==> 04-26 <==
==> flow/design.v <==
module decoder(
input [1:0]alu_fn,
output reg arith_enable,cmp_enable,logic_enable,shift_enable
);
always @(*) begin
        arith_enable=0;
        logic_enable=0;
        cmp_enable=0;
        shift_enable=0;
    case (alu_fn)
       2'b00: arith_enable=1;
       2'b01: logic_enable=1;
       2'b10: cmp_enable=1;
       2'b11: shift_enable=1;
    endcase
end
endmodule
module arith_unit#(parameter in_data_width=16,out_data_width=32)(
input signed [in_data_width-1:0]A,B,
input clk,rst,arith_enable,
input [1:0]alu_fn,
output  carry_out,
output reg arith_flag,
output reg signed[out_data_width-1:0]arith_out
);
assign carry_out=arith_out[in_data_width];
always @(posedge clk , negedge rst) begin
    if(!rst)begin
        arith_flag<=0;
        arith_out<=0;
    end
    else if(arith_enable) begin
        arith_flag<=1;
    case (alu_fn)
        2'b00: arith_out<=A + B;
        2'b01: arith_out<=A - B;
        2'b10: arith_out<=A * B;
        2'b11: arith_out<=(B == 0) ? 0 : A / B;
    endcase
    end
    else begin
        arith_flag<=0;
        arith_out<=0;
    end
end
endmodule
module logic_unit#(parameter in_data_width=16,out_data_width=16)(
input signed[in_data_width-1:0]  A,B,
input clk,rst,logic_enable,
input [1:0]alu_fn,
output reg logic_flag,
output reg [out_data_width-1:0]logic_out
);
reg logic_flag_next;
reg [out_data_width-1:0]logic_out_next;
always @(posedge clk , negedge rst) begin
    if(!rst)begin
        logic_out<=0;
        logic_flag<=0;
    end
    else begin
        logic_out<=logic_out_next;
        logic_flag<=logic_flag_next;
    end    
end
always @(*) begin
    if(logic_enable) begin
        logic_flag_next=1;
    case (alu_fn)
        2'b00: logic_out_next= A & B;
        2'b01: logic_out_next= A | B;
        2'b10: logic_out_next=~(A & B);
        2'b11: logic_out_next=~(A | B);
    endcase
    end
    else begin
        logic_flag_next=0;
        logic_out_next=0;
    end
end
endmodule
module cmp_unit#(parameter in_data_width=16,out_data_width=16)(
input [in_data_width-1:0]A,B,
input clk,rst,cmp_enable,
input [1:0]alu_fn,
output reg cmp_flag,
output reg [out_data_width-1:0]cmp_out
);
always @(posedge clk , negedge rst) begin
    if(!rst)begin
        cmp_out<=0;
        cmp_flag<=0;
    end
    else if(cmp_enable) begin
        cmp_flag<=1;
    case (alu_fn)
        2'b00: cmp_out<=0;
        2'b01: cmp_out<=(A==B)?1:0;
        2'b10: cmp_out<=(A>B)?2:0;
        2'b11: cmp_out<=(A<B)?3:0;
    endcase
    end
    else begin
        cmp_out<=0;
        cmp_flag<=0;
    end
end
endmodule
module shift_unit#(parameter in_data_width=16,out_data_width=16)(
input [in_data_width-1:0]A,B,
input clk,rst,shift_enable,
input [1:0]alu_fn,
output reg shift_flag,
output reg [out_data_width-1:0]shift_out
);
always @(posedge clk , negedge rst) begin
    if(!rst)begin
        shift_flag<=0;
        shift_out<=0;
    end
    else if(shift_enable) begin
        shift_flag<=1;
    case (alu_fn)
        2'b00: shift_out<=A>>1;
        2'b01: shift_out<=A<<1;
        2'b10: shift_out<=B>>1;
        2'b11: shift_out<=B<<1;
    endcase
    end
    else begin
        shift_flag<=0;
        shift_out<=0;
    end
end
endmodule
module parameterized_signed_alu #(parameter in_data_width=16,out_data_width=16,arith_out_data_width=32)(
input signed [in_data_width-1:0]A,B,
input clk,rst,
input [3:0]alu_fn,
output shift_flag,arith_flag,logic_flag,cmp_flag,carry_out,
output [out_data_width-1:0]shift_out,logic_out,cmp_out,
output signed[arith_out_data_width-1:0] arith_out
);
wire arith_enable,shift_enable,logic_enable,cmp_enable;
arith_unit dut0(
.A(A),
.B(B),
.clk(clk),
.rst(rst),
.arith_enable(arith_enable),
.alu_fn(alu_fn[1:0]),
.carry_out(carry_out),
.arith_flag(arith_flag),
.arith_out(arith_out)
);
logic_unit dut1(
.A(A),
.B(B),
.clk(clk),
.rst(rst),
.logic_enable(logic_enable),
.alu_fn(alu_fn[1:0]),
.logic_flag(logic_flag),
.logic_out(logic_out)
);
cmp_unit   dut2(
.A(A),
.B(B),
.clk(clk),
.rst(rst),
.cmp_enable(cmp_enable),
.alu_fn(alu_fn[1:0]),
.cmp_flag(cmp_flag),
.cmp_out(cmp_out)
);
shift_unit dut3(
.A(A),
.B(B),
.clk(clk),
.rst(rst),
.shift_enable(shift_enable),
.alu_fn(alu_fn[1:0]),
.shift_flag(shift_flag),
.shift_out(shift_out)
);
decoder dut4(
.alu_fn(alu_fn[3:2]),
.arith_enable(arith_enable),
.cmp_enable(cmp_enable),
.logic_enable(logic_enable),
.shift_enable(shift_enable)
);
endmodule
==> flow/run.sh <==
#!/bin/bash
# the make line also repeats each setting of config.mk as NAME=value (left out here)
make -C /OpenROAD-flow-scripts/flow DESIGN_CONFIG=/design/flow/config.mk WORK_HOME=/design/flow/orfs CLKGATE_MAP_FILE= finish
==> flow/config.mk <==
export PLATFORM = sky130hd
export DESIGN_NAME = parameterized_signed_alu
export DESIGN_NICKNAME = parameterized_signed_alu
export VERILOG_FILES = /design/flow/design.v
export SDC_FILE = /design/flow/constraint.sdc
export NUM_CORES = 4
export LEC_CHECK = 0
export ABC_AREA = 0
export CAP_MARGIN = 35
export CELL_PAD_IN_SITES_DETAIL_PLACEMENT = 2
export CORE_MARGIN = 10
export CORE_UTILIZATION = 50
export CTS_CLUSTER_DIAMETER = 164
export GPL_TIMING_DRIVEN = 0
export HOLD_SLACK_MARGIN = 0.26
export MAX_ROUTING_LAYER = met5
export SETUP_SLACK_MARGIN = 5.0
export SLEW_MARGIN = 40
export TNS_END_PERCENT = 10
==> flow/constraint.sdc <==
create_clock -name core_clock -period 144.0 [get_ports {clk}]
set_input_delay 28.8000 -clock core_clock [delete_from_list [all_inputs] [get_ports {clk}]]
set_output_delay 28.8000 -clock core_clock [all_outputs]
set_load 0.01 [all_outputs]
==> inputs of 12-11, as changes to 04-26 <==
==> flow/config.mk (replaced) <==
export PLATFORM = sky130hd
export DESIGN_NAME = parameterized_signed_alu
export DESIGN_NICKNAME = parameterized_signed_alu
export VERILOG_FILES = /design/flow/design.v
export SDC_FILE = /design/flow/constraint.sdc
export NUM_CORES = 4
export LEC_CHECK = 0
export CAP_MARGIN = 20
export CORE_MARGIN = 2
export CORE_UTILIZATION = 58
export SLEW_MARGIN = 20
==> flow/constraint.sdc (replaced) <==
create_clock -name core_clock -period 79.6 [get_ports {clk}]
set_input_delay 15.9200 -clock core_clock [delete_from_list [all_inputs] [get_ports {clk}]]
set_output_delay 15.9200 -clock core_clock [all_outputs]
set_load 0.01 [all_outputs]
==> inputs of 01-24, as changes to 04-26 <==
==> flow/config.mk (replaced) <==
export PLATFORM = sky130hd
export DESIGN_NAME = parameterized_signed_alu
export DESIGN_NICKNAME = parameterized_signed_alu
export VERILOG_FILES = /design/flow/design.v
export SDC_FILE = /design/flow/constraint.sdc
export NUM_CORES = 4
export LEC_CHECK = 0
export ABC_AREA = 0
export CAP_MARGIN = 20
export CELL_PAD_IN_SITES_DETAIL_PLACEMENT = 0
export CORE_MARGIN = 2
export CORE_UTILIZATION = 23
export CTS_CLUSTER_DIAMETER = 164
export CTS_CLUSTER_SIZE = 98
export MAX_ROUTING_LAYER = met4
export SLEW_MARGIN = 40
export TNS_END_PERCENT = 15
==> flow/constraint.sdc (replaced) <==
create_clock -name core_clock -period 86.1 [get_ports {clk}]
set_input_delay 17.2200 -clock core_clock [delete_from_list [all_inputs] [get_ports {clk}]]
set_output_delay 17.2200 -clock core_clock [all_outputs]
set_load 0.01 [all_outputs]
==> inputs of 03-03, as changes to 04-26 <==
==> flow/config.mk (replaced) <==
export PLATFORM = sky130hd
export DESIGN_NAME = parameterized_signed_alu
export DESIGN_NICKNAME = parameterized_signed_alu
export VERILOG_FILES = /design/flow/design.v
export SDC_FILE = /design/flow/constraint.sdc
export NUM_CORES = 4
export LEC_CHECK = 0
export ABC_AREA = 1
export CAP_MARGIN = 35
export CELL_PAD_IN_SITES_DETAIL_PLACEMENT = 0
export CORE_MARGIN = 2
export CORE_UTILIZATION = 68
export CTS_CLUSTER_DIAMETER = 27
export CTS_CLUSTER_SIZE = 74
export MAX_ROUTING_LAYER = met4
export SLEW_MARGIN = 40
==> flow/constraint.sdc (replaced) <==
create_clock -name core_clock -period 116.0 [get_ports {clk}]
set_input_delay 23.2000 -clock core_clock [delete_from_list [all_inputs] [get_ports {clk}]]
set_output_delay 23.2000 -clock core_clock [all_outputs]
set_load 0.01 [all_outputs]
==> results <==
| item | 01-24 | 04-26 | 12-11 | 03-03 |
|---|---|---|---|---|
| Run status | complete, no violations | did not finish | complete, no violations | complete, no violations |
| Stage where the flow stopped | - | 3_5_place_dp | - | - |
| And+or+nand+nor area frac | 21.2% | 21.2% | 21.2% | 25.9% |
| Count of buffers not belonging to the clock network in the layout | 539 | - | 1689 | 176 |
| Floorplan die width | 438 um | 314 um | 277 um | 255 um |
| Measured slew at the worst slew-check pin | 0.880 ns | - | 1.23 ns | 0.970 ns |
| Post-DP Area | 50300 um2 | - | 56700 um2 | 44600 um2 |
| Area of the placeable core | 188000 um2 | 85500 um2 | 74200 um2 | 62900 um2 |
| Global-route wire length before repair | 286000 um | - | 274000 um | 211000 um |
| Total number of cells along the worst setup path | 309 | - | 325 | 597 |
| Chip area in the Yosys report | 43400 um2 | 43400 um2 | 43400 um2 | 43000 um2 |
| DR WL/cell | 21.9 um | - | 21.9 um | 17.6 um |
| Via total after detailed routing | 46400 | - | 53100 | 42900 |
| Placement-stage worst setup slack | -4.27 ns | - | -2.44 ns | 7.90 ns |
| CTS-repair resized insts | 91 | - | 63 | 0 |
| Final-layout fill cell count | 20400 | - | 5125 | 5658 |
| Initial DRC count | 3966 | - | 5693 | 3927 |
| Clock Path Buffers | 2 | - | 2 | 2 |

* * *

==> 05-25 <==
RTL: the design.v shown in full above, as it stands there.
Settings: LEC_CHECK=0, ABC_AREA=0, CAP_MARGIN=20, CELL_PAD_IN_SITES_DETAIL_PLACEMENT=0, CORE_MARGIN=2, CORE_UTILIZATION=23, CTS_CLUSTER_DIAMETER=164, CTS_CLUSTER_SIZE=98, MAX_ROUTING_LAYER=met4, SLEW_MARGIN=40, TNS_END_PERCENT=10; clock period 86.1 ns.
run.sh (not shown) runs the stock make flow with config.mk's settings and CLKGATE_MAP_FILE=.
==> inputs of 09-23, as changes to 05-25 <==
- CAP_MARGIN: 20 -> 35
- CORE_UTILIZATION: 23 -> 72
- CTS_CLUSTER_DIAMETER: 164 -> 27
- CTS_CLUSTER_SIZE: 98 -> 25
- PLACE_DENSITY_LB_ADDON: not set -> 0.27
- TNS_END_PERCENT: 10 -> not set
==> flow/constraint.sdc (replaced) <==
create_clock -name core_clock -period 116.0 [get_ports {clk}]
set_input_delay 23.2000 -clock core_clock [delete_from_list [all_inputs] [get_ports {clk}]]
set_output_delay 23.2000 -clock core_clock [all_outputs]
set_load 0.01 [all_outputs]
==> Table 3: Implementation characteristics <==
Implementation parameters

Parameter                              Value

STA
  Post-route worst setup slack    between 6000 and 7000 ps
  Post-layout period usage    94.7%

Floorplan
  Die ar.    62,200 sq um
  Floorplan die height    249 microns
  Row count    89
  Placeable Area    just under 60,000 sq um

Global route
  Grt met1 use    60.9%
  Global routing met2 resource utilization    76.0%

Setup path
  Slowest Stage Delay on Critical Path    750 ps

Routing
  Number of DRC markers after the initial detailed-route iteration    6,415
  M1 wire length    57.6 mm
  Met2 wire len    between 60 and 70 mm

Status
  Run status  timing/DRC/antenna clean

Cells and area
  FILL cells    around 4,300
  Fraction of cell area in non-clock buffers    ~3.7%
That was 09-23.
==> Table 3: Implementation characteristics <==
Implementation parameters

Parameter                              Value

Setup path
  Slowest Stage Delay on Critical Path    580 ps

Global route
  Grt met1 use    25.2%
  Global routing met2 resource utilization    32.2%

STA
  Post-route worst setup slack    2630 ps

Status
  Run status  timing/DRC/antenna clean

Floorplan
  Row count    159

Cells and area
  FILL cells    20,400

Routing
  Number of DRC markers after the initial detailed-route iteration    3,966
  Met2 wire len    between 80 and 90 mm
  M1 wire length    81.8 mm
That was 05-25.

* * *

==> job 7561: inputs <==
Starts from the design.v that is shown in full above.
==> flow/config.mk <==
export PLATFORM = sky130hd
export DESIGN_NAME = parameterized_signed_alu
export DESIGN_NICKNAME = parameterized_signed_alu
export VERILOG_FILES = /design/flow/design.v
export SDC_FILE = /design/flow/constraint.sdc
export NUM_CORES = 4
export LEC_CHECK = 0
export ABC_AREA = 0
export CAP_MARGIN = 35
export CELL_PAD_IN_SITES_DETAIL_PLACEMENT = 0
export CORE_MARGIN = 2
export CORE_UTILIZATION = 23
export CTS_CLUSTER_DIAMETER = 164
export CTS_CLUSTER_SIZE = 98
export MAX_ROUTING_LAYER = met4
export PLACE_DENSITY = 0.79
export SLEW_MARGIN = 40
export TNS_END_PERCENT = 10
==> flow/constraint.sdc <==
create_clock -name core_clock -period 86.1 [get_ports {clk}]
set_input_delay 17.2200 -clock core_clock [delete_from_list [all_inputs] [get_ports {clk}]]
set_output_delay 17.2200 -clock core_clock [all_outputs]
set_load 0.01 [all_outputs]
==> job 3663: changes against job 7561 <==
- ABC_AREA: 0 -> not set
- CAP_MARGIN: 35 -> 20
- CELL_PAD_IN_SITES_DETAIL_PLACEMENT: 0 -> not set
- CORE_UTILIZATION: 23 -> 40
- CTS_CLUSTER_DIAMETER: 164 -> not set
- CTS_CLUSTER_SIZE: 98 -> not set
- GPL_ROUTABILITY_DRIVEN: not set -> 0
- MAX_ROUTING_LAYER: met4 -> not set
- PLACE_DENSITY: 0.79 -> not set
- PLACE_DENSITY_LB_ADDON: not set -> 0.05
- SLEW_MARGIN: 40 -> 20
- TNS_END_PERCENT: 10 -> not set
==> flow/constraint.sdc (replaced) <==
create_clock -name core_clock -period 85.0 [get_ports {clk}]
set_input_delay 17.0000 -clock core_clock [delete_from_list [all_inputs] [get_ports {clk}]]
set_output_delay 17.0000 -clock core_clock [all_outputs]
set_load 0.01 [all_outputs]
==> job 4032: changes against job 7561 <==
- CTS_CLUSTER_SIZE: 98 -> not set
- PLACE_DENSITY: 0.79 -> not set
- TNS_END_PERCENT: 10 -> not set
==> job 7910: changes against job 7561 <==
- ABC_AREA: 0 -> not set
- CAP_MARGIN: 35 -> 20
- CELL_PAD_IN_SITES_DETAIL_PLACEMENT: 0 -> not set
- CELL_PAD_IN_SITES_GLOBAL_PLACEMENT: not set -> 3
- CORE_UTILIZATION: 23 -> 40
- CTS_CLUSTER_DIAMETER: 164 -> not set
- CTS_CLUSTER_SIZE: 98 -> not set
- GPL_ROUTABILITY_DRIVEN: not set -> 0
- MAX_ROUTING_LAYER: met4 -> not set
- PLACE_DENSITY: 0.79 -> not set
- SLEW_MARGIN: 40 -> 20
- TNS_END_PERCENT: 10 -> not set
==> flow/constraint.sdc (replaced) <==
create_clock -name core_clock -period 85.0 [get_ports {clk}]
set_input_delay 17.0000 -clock core_clock [delete_from_list [all_inputs] [get_ports {clk}]]
set_output_delay 17.0000 -clock core_clock [all_outputs]
set_load 0.01 [all_outputs]
==> comparison table <==
metric	job 7910	job 4032	job 7561	job 3663
Result of the run	timing/DRC/antenna clean	timing/DRC/antenna clean	timing/DRC/antenna clean	timing/DRC/antenna clean
Max incr delay on CP	600 ps	580 ps	620 ps	590 ps
Met2 wire length	86.81 mm	88.91 mm	75.19 mm	83.86 mm
Met3 Track Usage GR	0.02622	0.01868	0.02565	0.02430
Worst-Margin Slew	1206 ps	880.1 ps	912.9 ps	1104 ps
Master of the slowest instance on the critical path	sky130_fd_sc_hd__or4_1	sky130_fd_sc_hd__or4b_4	sky130_fd_sc_hd__or4_1	sky130_fd_sc_hd__or4_4
Aggregate routed wire length	184.7 mm	193.5 mm	174.3 mm	178.8 mm
Hold slack final	16750 ps	16700 ps	16860 ps	16480 ps
Avg Vias per Cell	5.807	5.241	5.325	5.844
First-pass DRT Iterations	6	6	7	6
Total number of vias	46870	46410	46790	46040
Starting density of the core	0.4039	0.2312	0.2312	0.4039
Core ar.	107400 um^2	187600 um^2	187600 um^2	107400 um^2
Overall die area	111100 um^2	192000 um^2	192000 um^2	111100 um^2
